==> cedar: inputs <==
// dot_product
module dot_product (
	input ap_clk,
	input ap_rst,
	output [16-1:0]  	memory_Addr_A,
	output 						memory_EN_A,
	output 						memory_WEN_A,
	output [32-1:0]	memory_Din_A,
	input  [32-1:0] 	memory_Dout_A,
	output [16-1:0]  	memory_Addr_B,
	output 						memory_EN_B,
	output 						memory_WEN_B,
	output [32-1:0]	memory_Din_B,
	input  [32-1:0] 	memory_Dout_B,
	input 						fifo_in_empty_n,
	input  [(3+2+16)-1:0]	fifo_in_dout,
	output 						fifo_in_read,
	input 						fifo_out_full_n,
	output 						fifo_out_write,
	output [(3+2+16)-1:0]	fifo_out_din
);
make LEC_CHECK=0 CAP_MARGIN=20 CORE_ASPECT_RATIO=0.52 CORE_MARGIN=6 CORE_UTILIZATION=57 CTS_CLUSTER_SIZE=99 GPL_TIMING_DRIVEN=0 MIN_ROUTING_LAYER=met2 PLACE_DENSITY_LB_ADDON=0.21 SLEW_MARGIN=20 TNS_END_PERCENT=25 finish   # period 9.51 ns
run.sh (not shown) runs the stock make flow with config.mk's settings and CLKGATE_MAP_FILE=.
==> inputs of harbor, as changes to cedar <==
==> flow/config.mk (replaced) <==
export PLATFORM = sky130hd
export DESIGN_NAME = dot_product
export DESIGN_NICKNAME = dot_product
export VERILOG_FILES = /design/flow/design.v
export SDC_FILE = /design/flow/constraint.sdc
export NUM_CORES = 4
export LEC_CHECK = 0
export CAP_MARGIN = 20
export CORE_ASPECT_RATIO = 0.5
export CORE_MARGIN = 2
export CORE_UTILIZATION = 62
export PLACE_DENSITY = 0.69
export SLEW_MARGIN = 20
==> inputs of juniper, as changes to cedar <==
==> flow/config.mk (replaced) <==
export PLATFORM = sky130hd
export DESIGN_NAME = dot_product
export DESIGN_NICKNAME = dot_product
export VERILOG_FILES = /design/flow/design.v
export SDC_FILE = /design/flow/constraint.sdc
export NUM_CORES = 4
export LEC_CHECK = 0
export CAP_MARGIN = 20
export CORE_MARGIN = 2
export CORE_UTILIZATION = 57
export SETUP_SLACK_MARGIN = 1.5
export SLEW_MARGIN = 20
==> flow/constraint.sdc (replaced) <==
create_clock -name core_clock -period 5.98 [get_ports {ap_clk}]
set_input_delay 1.1960 -clock core_clock [delete_from_list [all_inputs] [get_ports {ap_clk}]]
set_output_delay 1.1960 -clock core_clock [all_outputs]
set_load 0.01 [all_outputs]
==> deck_impl_summary.md <==
Run Summary

Status
  – Run status: failed layout checks
  – Violated checks: negative setup slack

Timing
  – Setup ws final: -1.370 ns
  – # setup viols final: 21

Place
  – PortBufs: around 170
  – Setup Slack @ Placement: -2.419 ns
  – GPL Wtd Cong: ~0.94

Global route
  – Total GRT Usage: 0.3459

Die
  – Die height: approximately 200 µm
(the above is from juniper)
==> deck_impl_summary.md <==
Run Summary

Die
  – Die height: 137.8 µm

Synthesis
  – Yosys cell count: 2,405
  – Area leader share: 0.3948
  – Synth top cell by count: inv_1

Place
  – GPL Wtd Cong: slightly above 0.9
  – Setup Slack @ Placement: 0.2359 ns

Status
  – Run status: complete, no violations

Timing
  – Period minus WS final: 8.913 ns
  – # setup viols final: 0

Critical path
  – Slowest stage delay, CP: 0.75 ns
(the above is from harbor)
==> deck_impl_summary.md <==
Implementation Results

Place
  – Setup Slack @ Placement: -1.119 ns
  – GPL Wtd Cong: between 1 and 1.5
  – PortBufs: around 170

Status
  – Error msg: [ERROR GRT-0116] Global routing finished with congestion. Check the congestion regions in the DRC Viewer.
  – Failed at: global routing (5_1_grt)
  – Run status: aborted with a tool error

Die
  – Die height: 154.3 µm

Synthesis
  – Area leader, netlist: fa_1

Global route
  – Total GRT Usage: 0.7375

CTS
  – Clock sinks: 121
(the above is from cedar)

========
==> try-umber <==
dot_product again, from the RTL that the note above started with.
Settings: LEC_CHECK=0, CAP_MARGIN=10, CORE_ASPECT_RATIO=0.52, CORE_MARGIN=2, CORE_UTILIZATION=72, CTS_CLUSTER_DIAMETER=355, HOLD_SLACK_MARGIN=-0.09, SETUP_SLACK_MARGIN=0.57, SLEW_MARGIN=20; clock period 4.86 ns.
==> try-pepper (differences from try-umber) <==
- CAP_MARGIN: 10 -> 0
- CORE_ASPECT_RATIO: 0.52 -> 0.71
- CORE_UTILIZATION: 72 -> 70
- CTS_CLUSTER_DIAMETER: 355 -> default
- HOLD_SLACK_MARGIN: -0.09 -> default
- SETUP_SLACK_MARGIN: 0.57 -> 0.83
==> try-sierra (differences from try-umber) <==
- CAP_MARGIN: 10 -> 20
- CORE_ASPECT_RATIO: 0.52 -> default
- CORE_UTILIZATION: 72 -> 71
- CTS_CLUSTER_DIAMETER: 355 -> default
- HOLD_SLACK_MARGIN: -0.09 -> default
- SETUP_SLACK_MARGIN: 0.57 -> -0.27
==> flow/constraint.sdc (replaced) <==
create_clock -name core_clock -period 3.69 [get_ports {ap_clk}]
set_input_delay 0.7380 -clock core_clock [delete_from_list [all_inputs] [get_ports {ap_clk}]]
set_output_delay 0.7380 -clock core_clock [all_outputs]
set_load 0.01 [all_outputs]
==> try-onyx (differences from try-umber) <==
- CAP_MARGIN: 10 -> 20
- CTS_CLUSTER_DIAMETER: 355 -> default
- CTS_CLUSTER_SIZE: default -> 86
- HOLD_SLACK_MARGIN: -0.09 -> default
- MAX_ROUTING_LAYER: default -> met4
- PLACE_DENSITY_LB_ADDON: default -> 0.21
- SETUP_SLACK_MARGIN: 0.57 -> 1.75
==> flow/constraint.sdc (replaced) <==
create_clock -name core_clock -period 9.51 [get_ports {ap_clk}]
set_input_delay 1.9020 -clock core_clock [delete_from_list [all_inputs] [get_ports {ap_clk}]]
set_output_delay 1.9020 -clock core_clock [all_outputs]
set_load 0.01 [all_outputs]
==> impl_metrics.yaml <==
# generated from flow reports
floorplanning:
  rows: 46
  chipWidth_um: 248
  core-area_um2: 30400
  initial_core_util: 0.731
  die_y_um: 131
  die_area_um2: 32300
run_status:
  lastStage: "5_1_grt"
  status: "stopped before the end"
  stop_error: "[ERROR GRT-0232] Routing congestion too high. Check the congestion heatmap in the GUI."
global_routing:
  met2_usage: 0.910
  grtUsageMet1: 0.759
place:
  pre_cts_ws_ps: -3420
  dpl-instance-area_um2: 26200
clocking:
  cts_resized: 318
(the above is from try-umber)
==> impl_metrics.yaml <==
# physical design summary
floorplanning:
  initial_core_util: 0.718
  die_area_um2: 33200
  die_y_um: 154
  core-area_um2: 30900
  rows: 54
place:
  dpl-instance-area_um2: 26200
  pre_cts_ws_ps: -3320
final_timing:
  finalSetupViolations: 24
  finalWorstSetupSlack_ps: -2720
run_status:
  status: "complete, but fails checks"
  failed_checks: "negative setup slack"
(the above is from try-pepper)
==> impl_metrics.yaml <==
# physical design summary
floorplanning:
  initial_core_util: 0.724
  core-area_um2: 30700
  chipWidth_um: 181
  rows: 64
  die_y_um: 181
final_timing:
  finalSetupViolations: 32
  finalWorstSetupSlack_ps: -3720
global_routing:
  met2_usage: 0.788
  grtUsageMet1: 0.564
run_status:
  failed_checks: "negative setup slack"
  status: "complete, but fails checks"
place:
  dpl-instance-area_um2: 26200
(the above is from try-sierra)
==> impl_metrics.yaml <==
# physical design summary
run_status:
  status: "finished clean"
floorplanning:
  initial_core_util: 0.731
  die_area_um2: 32300
  die_y_um: 131
  rows: 46
global_routing:
  met2_usage: 0.656
clocking:
  cts_resized: 386
(the above is from try-onyx)
